==> inputs of run Y <==
==> flow/design.v (excerpt) <==
module top(
    input clk, rst,
    input [3:0] key_in,
    output [6:0] seg,
    output [7:0] sel,
    output reg [2:0] led, sel_led,
    output buz
);
Settings: LEC_CHECK=0, CAP_MARGIN=0, CELL_PAD_IN_SITES_DETAIL_PLACEMENT=1, CELL_PAD_IN_SITES_GLOBAL_PLACEMENT=1, CORE_MARGIN=5, CORE_UTILIZATION=52, CTS_CLUSTER_SIZE=73, GPL_ROUTABILITY_DRIVEN=0, GPL_TIMING_DRIVEN=0, HOLD_SLACK_MARGIN=0.14, MAX_ROUTING_LAYER=met5, MIN_ROUTING_LAYER=met1, PLACE_DENSITY_LB_ADDON=0.02, SETUP_SLACK_MARGIN=1.66, SLEW_MARGIN=10; clock period 9.7 ns.
run.sh (not shown) runs the stock make flow with config.mk's settings and CLKGATE_MAP_FILE=.
==> run E: changes against run Y <==
==> flow/config.mk (replaced) <==
export PLATFORM = sky130hd
export DESIGN_NAME = top
export DESIGN_NICKNAME = top
export VERILOG_FILES = /design/flow/design.v
export SDC_FILE = /design/flow/constraint.sdc
export NUM_CORES = 4
export LEC_CHECK = 0
export CAP_MARGIN = 20
export CORE_MARGIN = 2
export CORE_UTILIZATION = 56
export SLEW_MARGIN = 20
==> flow/constraint.sdc (replaced) <==
create_clock -name core_clock -period 8.76 [get_ports {clk}]
set_input_delay 1.7520 -clock core_clock [delete_from_list [all_inputs] [get_ports {clk}]]
set_output_delay 1.7520 -clock core_clock [all_outputs]
set_load 0.01 [all_outputs]
==> run K: changes against run Y <==
==> flow/config.mk (replaced) <==
export PLATFORM = sky130hd
export DESIGN_NAME = top
export DESIGN_NICKNAME = top
export VERILOG_FILES = /design/flow/design.v
export SDC_FILE = /design/flow/constraint.sdc
export NUM_CORES = 4
export LEC_CHECK = 0
export CAP_MARGIN = 20
export CORE_MARGIN = 2
export CORE_UTILIZATION = 72
export SLEW_MARGIN = 20
==> flow/constraint.sdc (replaced) <==
create_clock -name core_clock -period 7.99 [get_ports {clk}]
set_input_delay 1.5980 -clock core_clock [delete_from_list [all_inputs] [get_ports {clk}]]
set_output_delay 1.5980 -clock core_clock [all_outputs]
set_load 0.01 [all_outputs]
==> qor summary <==
quantity	run K	run E	run Y
Clk cell area share	5.36%	5.50%	6.03%
Clock latency on the worst-skew pair	430 ps	430 ps	440 ps
Fin crit share	90.5%	85.1%	78.5%
Finished Layout Cells	1330	1379	1433
Logic gate fraction of the total cell area	50.6%	50.3%	48.9%
Reg-to-Reg Start	u_stopwatch.data[15]	u_stopwatch.data[14]	u_stopwatch.data[14]
Slew Limit Headroom	34.4%	32.8%	50.9%
Run status	finished clean	finished clean	finished clean
Clock Buffer Count	18	18	17
Cell-internal power	1.31 mW	1.20 mW	1.16 mW
Worst setup slack for register-to-register paths	4680 ps	5480 ps	6250 ps
Die X-Extent	121 µm	136 µm	147 µm
Via count of the first global-routing pass	8191	7322	8922
Portion of total power attributed to sequential cells	49.1%	48.5%	45.1%
Standard cell area after detailed placement	10100 µm²	10200 µm²	10400 µm²
Critical path depth	20	16	20
Clock network power consumption	801 µW	752 µW	781 µW
Sequential power	836 µW	763 µW	689 µW
Final Util	80.5%	62.5%	59.5%

========
==> run a <==
Starting RTL as in the previous note.
clock: 10.0 ns
lec_check: 0
cap_margin: 15
cell_pad_in_sites_detail_placement: 2
cell_pad_in_sites_global_placement: 3
core_margin: 2
core_utilization: 48
gpl_routability_driven: 1
place_density: 0.8
setup_slack_margin: 2.18
slew_margin: 35
tns_end_percent: 15
==> inputs of run b, as changes to run a <==
==> flow/config.mk (replaced) <==
export PLATFORM = sky130hd
export DESIGN_NAME = top
export DESIGN_NICKNAME = top
export VERILOG_FILES = /design/flow/design.v
export SDC_FILE = /design/flow/constraint.sdc
export NUM_CORES = 4
export LEC_CHECK = 0
export CAP_MARGIN = 20
export CORE_MARGIN = 2
export CORE_UTILIZATION = 66
export SLEW_MARGIN = 20
==> flow/constraint.sdc (replaced) <==
create_clock -name core_clock -period 4.52 [get_ports {clk}]
set_input_delay 0.9040 -clock core_clock [delete_from_list [all_inputs] [get_ports {clk}]]
set_output_delay 0.9040 -clock core_clock [all_outputs]
set_load 0.01 [all_outputs]
==> notes <==
Run a ended with an error in global placement without I/O, error GPL-0301. Run b reached the layout checks and failed them: negative setup slack. In run b the die size is smaller than in run a, by about 27%. Area after synthesis is the same in run b and run a. In synthesized cell count, run a and run b do not differ.
==> figures <==
metric                                                              run a                     run b
Die X                                                              147 um                    126 um
Core Util at FP                                                     48.7%                     67.6%
Vertical extent of the die                                         147 um                    126 um
Synthesized area per cell                                       8.61 um^2                 8.61 um^2
Post-synth EDFFs                                                        0                         0
Register bit total from synthesis                                     160                       160
Warnings from Yosys                                                     8                         8
Run status                                         stopped before the end  finished with violations
Stage where the flow stopped                 global placement without I/O                         -
Violated checks                                                         -      negative setup slack
Row count                                                              52                        44
Die Area                                                       21600 um^2                15900 um^2
Summed standard-cell area reported by yosys                     9820 um^2                 9820 um^2
Cell count in the Yosys report                                       1140                      1140
Floorplan core area                                            20200 um^2                14500 um^2
Power and IR drop assume default switching activity.
